## mp2
module mp2 #(
    parameter CLK_FREQ = 12000000,
    parameter INTERVAL = CLK_FREQ / 360
)(
    input logic clk,
    input logic rst,
    output logic RGB_R,
    output logic RGB_G,
    output logic RGB_B
);
For scale: roughly 2,200 cells after synthesis, ~49 flip-flops, ~0.018 mm^2 of cells after synthesis.
clock: 12.8 ns
lec_check: 0
cap_margin: 20
core_aspect_ratio: 0.5
core_margin: 2
core_utilization: 72
cts_cluster_diameter: 397
cts_cluster_size: 94
place_density: 0.42
setup_slack_margin: 2.94
slew_margin: 20
run.sh (not shown) runs the stock make flow with config.mk's settings and CLKGATE_MAP_FILE=.
The baseline ended with an error in clock tree synthesis on DPL-0033.
Edit:
ABC_AREA = 0   (was unset)
CAP_MARGIN = 15   (was 20)
CORE_ASPECT_RATIO = unset   (was 0.5)
CORE_UTILIZATION = 70   (was 72)
CTS_CLUSTER_DIAMETER = 233   (was 397)
CTS_CLUSTER_SIZE = 37   (was 94)
MIN_ROUTING_LAYER = met1   (was unset)
PLACE_DENSITY = unset   (was 0.42)
SETUP_SLACK_MARGIN = -1.01   (was 2.94)
TNS_END_PERCENT = 85   (was unset)
With this change the flow died in global routing, error GRT-0116. Die area increases by about 2.5%. Synthesized area does not change. Synthesized cell count does not change.
Edit:
ABC_AREA = unset   (was 0)
CELL_PAD_IN_SITES_DETAIL_PLACEMENT = 2   (was unset)
CORE_UTILIZATION = 40   (was 70)
CTS_CLUSTER_DIAMETER = unset   (was 233)
CTS_CLUSTER_SIZE = unset   (was 37)
GPL_ROUTABILITY_DRIVEN = 0   (was unset)
MIN_ROUTING_LAYER = unset   (was met1)
SETUP_SLACK_MARGIN = unset   (was -1.01)
TNS_END_PERCENT = unset   (was 85)
clock period = 30.0 ns   (was 12.8 ns; I/O delays follow)
The new run completed without violations. Die size came out higher by well over a third. Area after synthesis is unchanged. Synthesized cell count is unchanged.
Edit:
ABC_AREA = 0   (was unset)
CAP_MARGIN = 20   (was 15)
CELL_PAD_IN_SITES_DETAIL_PLACEMENT = unset   (was 2)
CELL_PAD_IN_SITES_GLOBAL_PLACEMENT = 3   (was unset)
CORE_UTILIZATION = 35   (was 40)
CTS_CLUSTER_DIAMETER = 319   (was unset)
CTS_CLUSTER_SIZE = 100   (was unset)
GPL_ROUTABILITY_DRIVEN = unset   (was 0)
PLACE_DENSITY = 0.46   (was unset)
SETUP_SLACK_MARGIN = 5.0   (was unset)
TNS_END_PERCENT = 10   (was unset)
The new run completed without violations.
Combinational power is lower by about a fifth.
Die area is higher by about a fifth.
Setup slack improves by 0.72 ns.
Sequential share of layout area stays flat.
Edit:
ABC_AREA = unset   (was 0)
CELL_PAD_IN_SITES_GLOBAL_PLACEMENT = 1   (was 3)
CORE_UTILIZATION = 40   (was 35)
CTS_CLUSTER_DIAMETER = unset   (was 319)
CTS_CLUSTER_SIZE = unset   (was 100)
PLACE_DENSITY = unset   (was 0.46)
SETUP_SLACK_MARGIN = unset   (was 5.0)
SLEW_MARGIN = 5   (was 20)
TNS_END_PERCENT = unset   (was 10)
The new run went through all stages and came out clean.
Non-clock buffer count drops by 4.
Die size came out lower by 12%.
Worst setup slack improves by 0.43 ns.
Utilization goes up by 5.3 points.
Clock-buffer cell count stays the same.
Edit:
CAP_MARGIN = 15   (was 20)
CELL_PAD_IN_SITES_DETAIL_PLACEMENT = 0   (was unset)
CELL_PAD_IN_SITES_GLOBAL_PLACEMENT = unset   (was 1)
GPL_ROUTABILITY_DRIVEN = 1   (was unset)
GPL_TIMING_DRIVEN = 0   (was unset)
MIN_ROUTING_LAYER = met2   (was unset)
PLACE_DENSITY_LB_ADDON = 0.09   (was unset)
Effect: The new run completed, yet does not pass: DRC; total power came out higher slightly; maximum frequency went down by a few percent; routed wire length goes up slightly; count of clock-buffer cells in the layout climbs by 2; core utilization went up by 0.35 points; via count goes up by well over a third; global-route usage rises by 13 points; setup slack got worse by 0.96 ns; register-to-register slack got worse by 0.52 ns.

--- another note on this design; it stands on its own ---

==> zinc <==
==> flow/design.v <==
module mp2 #(
    parameter CLK_FREQ = 12000000,
    parameter INTERVAL = CLK_FREQ / 360
)(
    input logic clk,
    input logic rst,
    output logic RGB_R,
    output logic RGB_G,
    output logic RGB_B
);
    logic [31:0] counter;
    logic [8:0] hue;
    logic [7:0] pwm_r, pwm_g, pwm_b;
    logic [7:0] pwm_counter;
    always_ff @(posedge clk) begin
        if (rst) begin
            counter <= 0;
            hue <= 0;
        end
        else if (counter >= INTERVAL)
        begin
            counter <= 0;
            hue <= (hue >= 359) ? 0 : hue + 1;
        end
        else
        begin
            counter <= counter + 1;
        end
    end
    always_comb begin
        pwm_r = (hue < 60) ? 255 :
                (hue < 120) ? (255 * (120 - hue) / 60) :
                (hue < 180) ? 0 :
                (hue < 240) ? 0 :
                (hue < 300) ? (255 * (hue - 240) / 60) :
                255;
        pwm_g = (hue < 60) ? (255 * (hue - 0) / 60) :
                (hue < 180) ? 255 :
                (hue < 240) ? (255 * (240 - hue) / 60) :
                0;
        pwm_b = (hue < 120) ? 0 :
                (hue < 180) ? (255 * (hue - 120) / 60) :
                (hue < 300) ? 255 :
                (hue < 360) ? (255 * (360 - hue) / 60) :
                0;
    end
    always_ff @(posedge clk) begin
        if (rst) pwm_counter <= 0;
        else pwm_counter <= pwm_counter + 1;
    end
    assign {RGB_R, RGB_G, RGB_B} = {pwm_counter < pwm_r, pwm_counter < pwm_g, pwm_counter < pwm_b};
endmodule
==> flow/run.sh <==
#!/bin/bash
# the make line also repeats each setting of config.mk as NAME=value (left out here)
make -C /OpenROAD-flow-scripts/flow DESIGN_CONFIG=/design/flow/config.mk WORK_HOME=/design/flow/orfs CLKGATE_MAP_FILE= finish
==> flow/config.mk <==
export PLATFORM = sky130hd
export DESIGN_NAME = mp2
export DESIGN_NICKNAME = mp2
export VERILOG_FILES = /design/flow/design.v
export SDC_FILE = /design/flow/constraint.sdc
export NUM_CORES = 4
export LEC_CHECK = 0
export ABC_AREA = 0
export CAP_MARGIN = 15
export CORE_MARGIN = 2
export CORE_UTILIZATION = 23
export CTS_CLUSTER_SIZE = 52
export MIN_ROUTING_LAYER = met1
export PLACE_DENSITY_LB_ADDON = 0.02
export SETUP_SLACK_MARGIN = -0.37
export SLEW_MARGIN = 20
export TNS_END_PERCENT = 85
==> flow/constraint.sdc <==
create_clock -name core_clock -period 25.3 [get_ports {clk}]
set_input_delay 5.0600 -clock core_clock [delete_from_list [all_inputs] [get_ports {clk}]]
set_output_delay 5.0600 -clock core_clock [all_outputs]
set_load 0.01 [all_outputs]
==> xenon (differences from zinc) <==
==> flow/config.mk (replaced) <==
export PLATFORM = sky130hd
export DESIGN_NAME = mp2
export DESIGN_NICKNAME = mp2
export VERILOG_FILES = /design/flow/design.v
export SDC_FILE = /design/flow/constraint.sdc
export NUM_CORES = 4
export LEC_CHECK = 0
export CAP_MARGIN = 20
export CORE_MARGIN = 2
export CORE_UTILIZATION = 40
export SLEW_MARGIN = 20
==> flow/constraint.sdc (replaced) <==
create_clock -name core_clock -period 22.0 [get_ports {clk}]
set_input_delay 4.4000 -clock core_clock [delete_from_list [all_inputs] [get_ports {clk}]]
set_output_delay 4.4000 -clock core_clock [all_outputs]
set_load 0.01 [all_outputs]
==> out/qor.yml <==
placed_area_um2: 18800
status: "complete, no violations"
grt_pass1_wl_mm: 86.1
die_h_um: 217
clk-power_uw: 80.8
period_used_pct: 91.4
regToRegSetupSlack_ns: 18.91
drtPass1Iterations: 6
dp_cells: 2782
[end of results for xenon]
==> out/qor.yml <==
area_growth_pct: 8.63
drtPass1Iterations: 5
clk-power_uw: 73.7
grt_pass1_wl_mm: 104
drc_errors: 0
period_used_pct: 82.4
regToRegSetupSlack_ns: 22.23
status: "complete, no violations"
filler_cell_count: 8683
[end of results for zinc]
Power is estimated from default activity; no workload was simulated.
